// CPU
module CPU (
    input clk, 
    input reset, 
    output [15:0] pc, 
    input [15:0] instr, 
    output [15:0] alu_out, 
    output mem_read, 
    output mem_write, 
    input [15:0] mem_data
);
export LEC_CHECK = 0
export ABC_AREA = 0
export CAP_MARGIN = 0
export CELL_PAD_IN_SITES_DETAIL_PLACEMENT = 1
export CELL_PAD_IN_SITES_GLOBAL_PLACEMENT = 1
export CORE_MARGIN = 9
export CORE_UTILIZATION = 40
export CTS_CLUSTER_SIZE = 85
export HOLD_SLACK_MARGIN = 0.09
export MAX_ROUTING_LAYER = met4
export MIN_ROUTING_LAYER = met2
export PLACE_DENSITY = 0.36
export SLEW_MARGIN = 15
export TNS_END_PERCENT = 60
create_clock -name core_clock -period 2.12 [get_ports {clk}]
run.sh (not shown) runs the stock make flow with config.mk's settings and CLKGATE_MAP_FILE=.
The first run did not get past global routing (5_1_grt).
==> next run, changes <==
ABC_AREA = not set   (was 0)
CAP_MARGIN = 20   (was 0)
CELL_PAD_IN_SITES_DETAIL_PLACEMENT = not set   (was 1)
CELL_PAD_IN_SITES_GLOBAL_PLACEMENT = not set   (was 1)
CORE_MARGIN = 2   (was 9)
CTS_CLUSTER_SIZE = not set   (was 85)
HOLD_SLACK_MARGIN = not set   (was 0.09)
MAX_ROUTING_LAYER = not set   (was met4)
MIN_ROUTING_LAYER = not set   (was met2)
PLACE_DENSITY = not set   (was 0.36)
SETUP_SLACK_MARGIN = 1.5   (was not set)
SLEW_MARGIN = 20   (was 15)
TNS_END_PERCENT = not set   (was 60)
clock period = 3.14 ns   (was 2.12 ns; I/O delays follow)
What happened: The changed run ran to the end with no violations. Die size is lower by roughly a tenth. Synthesized area is unchanged. Synthesized cell count does not change.
==> next run, changes <==
CORE_UTILIZATION = 64   (was 40)
SETUP_SLACK_MARGIN = 0.74   (was 1.5)
clock period = 2.53 ns   (was 3.14 ns; I/O delays follow)
With this change the flow aborted during global routing (5_1_grt), error GRT-0232.
Synthesized area stays the same.
Synthesized cell count stays the same.
Die size drops by 37%.

========
build 20:
Starting RTL as in the previous note.
// CPU
module CPU (
    input clk, 
    input reset, 
    output [15:0] pc, 
    input [15:0] instr, 
    output [15:0] alu_out, 
    output mem_read, 
    output mem_write, 
    input [15:0] mem_data
);
make LEC_CHECK=0 ABC_AREA=1 CAP_MARGIN=40 CORE_MARGIN=2 CORE_UTILIZATION=72 CTS_CLUSTER_DIAMETER=198 CTS_CLUSTER_SIZE=14 PLACE_DENSITY_LB_ADDON=0.27 SETUP_SLACK_MARGIN=0.49 SLEW_MARGIN=5 finish   # period 2.8 ns
The final layout from build 20, which completed every stage, passed the timing, DRC and antenna checks at the end of the flow.
What build 89 does differently from build 20 at the input level:
- TNS_END_PERCENT newly set to 85
- SETUP_SLACK_MARGIN removed (was 0.49)
- CORE_UTILIZATION changed from 72 to 71
- CORE_ASPECT_RATIO newly set to 1.35
- SLEW_MARGIN changed from 5 to 20
- CTS_CLUSTER_DIAMETER removed (was 198)
- CAP_MARGIN changed from 40 to 15
- CTS_CLUSTER_SIZE removed (was 14)
- the clock period (ns, I/O delays scaled along) changed from 2.8 to 2.36
Notes after the runs:
The higher power share of the combinational group of build 89 and build 20 is in build 20. Multi-input gate share of the layout cell area ends up lower on build 89. Looking at DRC violation total after the first TritonRoute iteration across both flows, build 89 is the stronger of the two, with build 20 trailing. Per the comparison of build 89 with build 20, area enclosed by the die boundary now sits higher, maximum number of pins on one net before global-route repair now sits lower. Build 20 was carried through to the last stage, and its layout satisfied the timing, DRC and antenna checks. Build 89 -> stages 100% | layout checks FAIL | setup timing. Build 89 vs build 20 — initial antenna violation count dropped 3. Comparing build 89 and build 20, number of clock buffers inserted by TritonCTS is lower on build 20.
[inputs] build 26 vs build 89
- SETUP_SLACK_MARGIN newly set to -0.01
- CORE_ASPECT_RATIO removed (was 1.35)
- CAP_MARGIN changed from 15 to 20
- CORE_UTILIZATION changed from 71 to 68
- PLACE_DENSITY_LB_ADDON removed (was 0.27)
- TNS_END_PERCENT removed (was 85)
- the clock period (ns, I/O delays scaled along) changed from 2.36 to 1.79
Build 26 | ERROR | global routing (5_1_grt). Re buffer depth of the longest clock path: no difference whatsoever between build 89 and build 26. Build 89 → build 26: number of enable flip-flop cells ~0 delta, final estimated routing congestion in global placement -0.055, average cell area after synthesis ~0 delta. Between build 89 and build 26, the flow reports area of placed instances increasing by a little under 10%. Hold buffer count at cts: build 26 vs build 89 identical. In the flow results for build 26 and build 89, the overall chip area is smaller on build 89. Lower placed cell count was reported by build 89, not build 26. Against build 89, core area in build 26 rose by a few percent. Re post-synthesis cell type count: no difference whatsoever between build 89 and build 26. Build 89 -> build 26: async set or reset register ratio after synthesis delta 0, exact match.
diff inputs: build 26 => build 98
- CORE_ASPECT_RATIO newly set to 0.53
- CORE_UTILIZATION changed from 68 to 71
- MAX_ROUTING_LAYER newly set to met4
- SETUP_SLACK_MARGIN changed from -0.01 to 1.5
- ABC_AREA removed (was 1)
- the clock period (ns, I/O delays scaled along) changed from 1.79 to 3.12
[summary]
Status: build 98 FAILED at global routing (5_1_grt) (tool error)
In the flow results for build 26 and build 98, the post-synthesis chip area from yosys is smaller on build 98.
Going from build 26 to build 98, level count of the clock H-tree shrinks by 1.
Delta (build 98 minus build 26): total clock buffers created by CTS shrank by 16%, adder and majority gate portion of the synthesized area held steady, chip area shrank by 1200 um2.
Between build 26 and build 98, setup slack after placement is lower for build 26, build 98 comes in above that.
Synthesized area per cell went up by more than a quarter going from build 26 to build 98.
Build 98 vs build 26: chip width up by more than a quarter

========
CPU again, from the RTL that the note above started with.
make LEC_CHECK=0 ABC_AREA=1 CAP_MARGIN=20 CORE_MARGIN=2 CORE_UTILIZATION=72 CTS_CLUSTER_DIAMETER=168 CTS_CLUSTER_SIZE=97 PLACE_DENSITY=0.39 SETUP_SLACK_MARGIN=1.5 SLEW_MARGIN=20 TNS_END_PERCENT=5 finish   # period 1.69 ns
The baseline aborted during global routing with GRT-0116.
Change:
ABC_AREA = not set   (was 1)
CORE_UTILIZATION = 66   (was 72)
CTS_CLUSTER_DIAMETER = not set   (was 168)
CTS_CLUSTER_SIZE = not set   (was 97)
PLACE_DENSITY = not set   (was 0.39)
SETUP_SLACK_MARGIN = 0.51   (was 1.5)
TNS_END_PERCENT = not set   (was 5)
clock period = 3.35 ns   (was 1.69 ns; I/O delays follow)
The changed run went through all stages and came out clean.
Synthesized cell count shrinks by 22%.
Synthesized area went down by 0.55%.
Die area is higher by 8.3%.
Change:
CORE_UTILIZATION = 64   (was 66)
SETUP_SLACK_MARGIN = 0.75   (was 0.51)
clock period = 2.54 ns   (was 3.35 ns; I/O delays follow)
What happened: The changed run died in global routing with GRT-0232; die size climbs by a few percent; synthesized cell count stays the same; area after synthesis is unchanged.
Change:
CORE_UTILIZATION = 23   (was 64)
SETUP_SLACK_MARGIN = 1.5   (was 0.75)
clock period = 3.14 ns   (was 2.54 ns; I/O delays follow)
Now the flow finished with timing, DRC and antenna clean.
Die size grows to 2.7 times its value.
Area after synthesis is unchanged.
Synthesized cell count is unchanged.
Change:
CORE_UTILIZATION = 64   (was 23)
SETUP_SLACK_MARGIN = -0.26   (was 1.5)
clock period = 2.58 ns   (was 3.14 ns; I/O delays follow)
Outcome:
- The changed run reached the layout checks and failed them: negative setup slack
- final area drops by 18%
- die size drops by 63%
- core utilization climbs by 45 points
- setup slack loses 0.67 ns
- area after synthesis is unchanged
Power and IR drop assume default switching activity.
